run 1:
Design ntt_bfu, start of the top module:
module ntt_bfu
(
    input                   clk,
    input                   rstn,
    input  [14-1:0] in1,
    input  [14-1:0] in2,
    input  [14-1:0] gamma,
    input                   op,
    output [14-1:0] out1,
    output [14-1:0] out2
);
bfu_v1 bfu1(.clk(clk), .rstn(rstn), .in1(in1), .in2(in2),
            .gamma(gamma), .op(op), .p('d12289), ._p('d1073729535), .mu('d922759167),
            .out1(out1), .out2(out2));
endmodule
Size: about 3300 cells after synthesis, roughly 73 I/O pins, roughly 0.031 mm^2 of cells after synthesis.
Settings: LEC_CHECK=0, ABC_AREA=1, CAP_MARGIN=20, CORE_ASPECT_RATIO=0.5, CORE_MARGIN=2, CORE_UTILIZATION=72, CTS_CLUSTER_DIAMETER=349, CTS_CLUSTER_SIZE=100, PLACE_DENSITY=0.38, SETUP_SLACK_MARGIN=0.34, SLEW_MARGIN=20, TNS_END_PERCENT=10; clock period 2.25 ns.
run.sh (not shown) runs the stock make flow with config.mk's settings and CLKGATE_MAP_FILE=.
Tool error GRT-0228 stopped run 1 during global routing (5_1_grt); no final results.
Modified inputs, run 2 compared to run 1
- clearing CTS_CLUSTER_SIZE, which used to be 100
- clearing TNS_END_PERCENT, which used to be 10
- swapping 72 for 40 in CORE_UTILIZATION
- clearing CTS_CLUSTER_DIAMETER, which used to be 349
- clearing CORE_ASPECT_RATIO, which used to be 0.5
- clearing SETUP_SLACK_MARGIN, which used to be 0.34
- swapping 0.38 for 0.6 in PLACE_DENSITY
- clearing ABC_AREA, which used to be 1
- swapping 2.25 for 6.5 in the clock period (ns, I/O delays scaled along)
Notes after the runs:
- Run 2 | stages: all done | timing, DRC, antenna: all pass
- As far as number of clock sinks seen by CTS goes, run 1 and run 2 are indistinguishable; the numbers are identical.
- Run 2 against run 1: summed standard-cell area reported by yosys dropped about 3.3%, post-synthesis net count dropped 597, post-synthesis xor/xnor area fraction climbed 1.1 points.
- Changes observed in run 2 relative to run 1: post-CTS setup-driven buffer insertion count decreased 43; number of cells produced by synthesis decreased about 18%.
- Comparing run 1 and run 2, fraction of the mapped netlist area in adder cells is higher on run 2.
### run 2 -> run 3
- setting CTS_CLUSTER_SIZE to 35 for the first time
- changing CORE_UTILIZATION from 40 to 70
- changing the clock period (ns, I/O delays scaled along) from 6.5 to 5.89
Findings:
Run 3 finished all stages; however, its layout fails the closing checks, the failures being negative setup slack. Number of non-clock buffers: run 2 and run 3 compared, lower one is run 2. Number of non-filler instances in the completed layout, run 2 and run 3: higher on run 2. Changes observed in run 3 relative to run 2: number of diodes added for antenna fixing neither gained nor lost much; wire length now sits higher.
For run 4, these inputs were changed with respect to run 3:
- a deleted CTS_CLUSTER_SIZE that had been 35
- a change of CORE_UTILIZATION from 70 to 40
- a change of the clock period (ns, I/O delays scaled along) from 5.89 to 6.4
Results
- Run 4: all stages complete, timing, DRC and antenna checks passed
- In run 4 the post-detailed-routing wire length turned out 15% lower than in run 3.
- Run 4 vs run 3: setup slack up in run 4
- Delta (run 4 minus run 3): sum of met3 wire segment lengths after detailed routing saw a decrease, non-clock buffer count saw a decrease.
- Run 4 ended up with a higher flop share of the area than run 3 did.
- In the metrics for run 4 and run 3, the one carrying the lower layout filler cell count is run 3.
- Per the comparison of run 4 with run 3, critical path depth dropped 2, total number of vias dropped about 8%.
Changes in run 5 relative to run 4:
- setting CTS_CLUSTER_SIZE to 100 for the first time
- setting CTS_CLUSTER_DIAMETER to 400 for the first time
- changing CORE_UTILIZATION from 40 to 72
- setting ABC_AREA to 1 for the first time
- changing the clock period (ns, I/O delays scaled along) from 6.4 to 3.56
Run 5: aborted in global routing (5_1_grt) (tool error). Simple-gate share of the synthesized area in run 5 vs run 4: up 5.6 points. Die size (run 5 over run 4): decrease, about 40%. Max number of cells in the yosys synthesis report across run 4 and run 5: run 5. Diff run 4 -> run 5: y dimension of the die now smaller; placed cell count now larger; total half-perimeter wirelength after legalization and detailed placement now larger. Diff run 4 -> run 5: post-synthesis adder-cell area fraction dropped 0.85 points, AND-OR/OR-AND share of the synthesized area dropped 2.5 points, width of the chip dropped about 24%, area after synthesis climbed about 3.4%. Between run 4 and run 5, the yosys synthesis chip area is higher for run 5.
